== nickel ==
==> flow/design.v (excerpt) <==
module CRC(
input           clk,         
input           rst_n,       
input  [23:0]   Din,         
input           valid,       
input  [15:0]   size,        
output [14:0]   checksum,    
output          done         
);
For scale: ~23 flip-flops, about 59 I/O pins, ~1800 sq um of cells after synthesis.
clock: 5.5 ns
lec_check: 0
cap_margin: 10
cell_pad_in_sites_global_placement: 2
core_margin: 7
core_utilization: 40
cts_cluster_size: 47
gpl_routability_driven: 0
gpl_timing_driven: 1
hold_slack_margin: 0.2
place_density: 0.39
slew_margin: 0
run.sh (not shown) runs the stock make flow with config.mk's settings and CLKGATE_MAP_FILE=.
nickel reached the final stage; the timing, design-rule and antenna checks on its layout passed.
[inputs] ember vs nickel
- PLACE_DENSITY removed (was 0.39)
- CORE_MARGIN changed from 7 to 2
- TNS_END_PERCENT newly set to 10
- SLEW_MARGIN changed from 0 to 20
- CAP_MARGIN changed from 10 to 20
- HOLD_SLACK_MARGIN changed from 0.2 to -0.08
- CTS_CLUSTER_DIAMETER newly set to 383
- GPL_TIMING_DRIVEN removed (was 1)
- CTS_CLUSTER_SIZE changed from 47 to 98
- CELL_PAD_IN_SITES_GLOBAL_PLACEMENT removed (was 2)
- SETUP_SLACK_MARGIN newly set to -0.48
- CORE_ASPECT_RATIO newly set to 0.5
- CORE_UTILIZATION changed from 40 to 35
--- outcome ---
- Between nickel and ember, the difference in clock skew is negligible.
- Delta (ember minus nickel): sequential share of layout area moved down; length of routed met2 wiring went down by 14%.
- ember -> nickel: xor/xnor cell area share of the yosys netlist delta 0, exact match
- Number of placement rows down 6 in ember wrt nickel
- Sort nickel and ember by non-clock buffer count asc -> top: nickel
- Lower slack of the worst reg-to-reg path was reported by nickel, not ember.
- When ember is set beside nickel, its hold slack turns out to be 0.024 ns larger.
- Sort nickel and ember by mean routed wirelength per cell, descending, and nickel comes first.
The following lists how fjord was set up differently from ember:
- CELL_PAD_IN_SITES_GLOBAL_PLACEMENT newly set to 0
- MAX_ROUTING_LAYER newly set to met4
- SETUP_SLACK_MARGIN removed (was -0.48)
- HOLD_SLACK_MARGIN changed from -0.08 to 0.1
- TNS_END_PERCENT removed (was 10)
- CAP_MARGIN changed from 20 to 10
- CTS_CLUSTER_SIZE changed from 98 to 47
- PLACE_DENSITY newly set to 0.39
- CTS_CLUSTER_DIAMETER changed from 383 to 239
- GPL_TIMING_DRIVEN newly set to 1
- CORE_MARGIN changed from 2 to 7
- SLEW_MARGIN changed from 20 to 0
- CORE_ASPECT_RATIO removed (was 0.5)
- CORE_UTILIZATION changed from 35 to 40
--- outcome ---
| number of diodes added for antenna fixing | fjord vs ember | ≈ equal |
The higher routed length on met2 came out of fjord.
Comparing ember and fjord, the higher global-route wire length before repair was measured on fjord.
Compared with ember, in fjord cell count along the critical path shrank by 1; clock buffer count held steady.
Input changes introduced in yarrow (baseline for comparison: fjord):
- swapping 47 for 46 in CTS_CLUSTER_SIZE
- clearing GPL_TIMING_DRIVEN, which used to be 1
- clearing CELL_PAD_IN_SITES_GLOBAL_PLACEMENT, which used to be 0
- swapping 7 for 2 in CORE_MARGIN
- putting PLACE_DENSITY_LB_ADDON at 0.1 where nothing was set
- clearing HOLD_SLACK_MARGIN, which used to be 0.1
- clearing PLACE_DENSITY, which used to be 0.39
- clearing MAX_ROUTING_LAYER, which used to be met4
- swapping 10 for 20 in CAP_MARGIN
- clearing GPL_ROUTABILITY_DRIVEN, which used to be 0
- swapping 0 for 20 in SLEW_MARGIN
- clearing CTS_CLUSTER_DIAMETER, which used to be 239
==> results <==
- Share of the core filled with cells: yarrow < fjord
- fjord -> yarrow: total number of sequential cells delta 0, exact match
- yarrow | stages: all done | timing, DRC, antenna: all pass
- Between fjord and yarrow, the flow reports HPWL after detailed placement decreasing by a little under 10%.
- Looking at post-layout instance area across yarrow and fjord, the one that comes out lower is yarrow.
- In the tables for yarrow and fjord, height of the die reads lower with yarrow.
- Going from fjord to yarrow, net switching power shows a reduction of 3.2 uW; fraction of area in clock buffers and inverters has remained practically unchanged; highest clock rate barely changed.
- Comparing yarrow with fjord, the flop share of the area came out essentially unchanged.
- In the reports for yarrow and fjord, the smaller met3 wire length belongs to fjord.
diff inputs: yarrow => quartz
- clearing PLACE_DENSITY_LB_ADDON, which used to be 0.1
- clearing CTS_CLUSTER_SIZE, which used to be 46
- swapping 5.5 for 4.47 in the clock period (ns, I/O delays scaled along)
No stage failed in quartz, and the final checks on the layout all came back clean. yarrow: flow completed, timing, DRC and antenna clean. Comparing quartz against yarrow, there is no change at all in die boundary height. Compared with yarrow, in quartz detailed-placement wirelength estimate went up by 2.4%; power up 24%.
Power figures rest on the tool's default switching activity, not on a simulated workload.
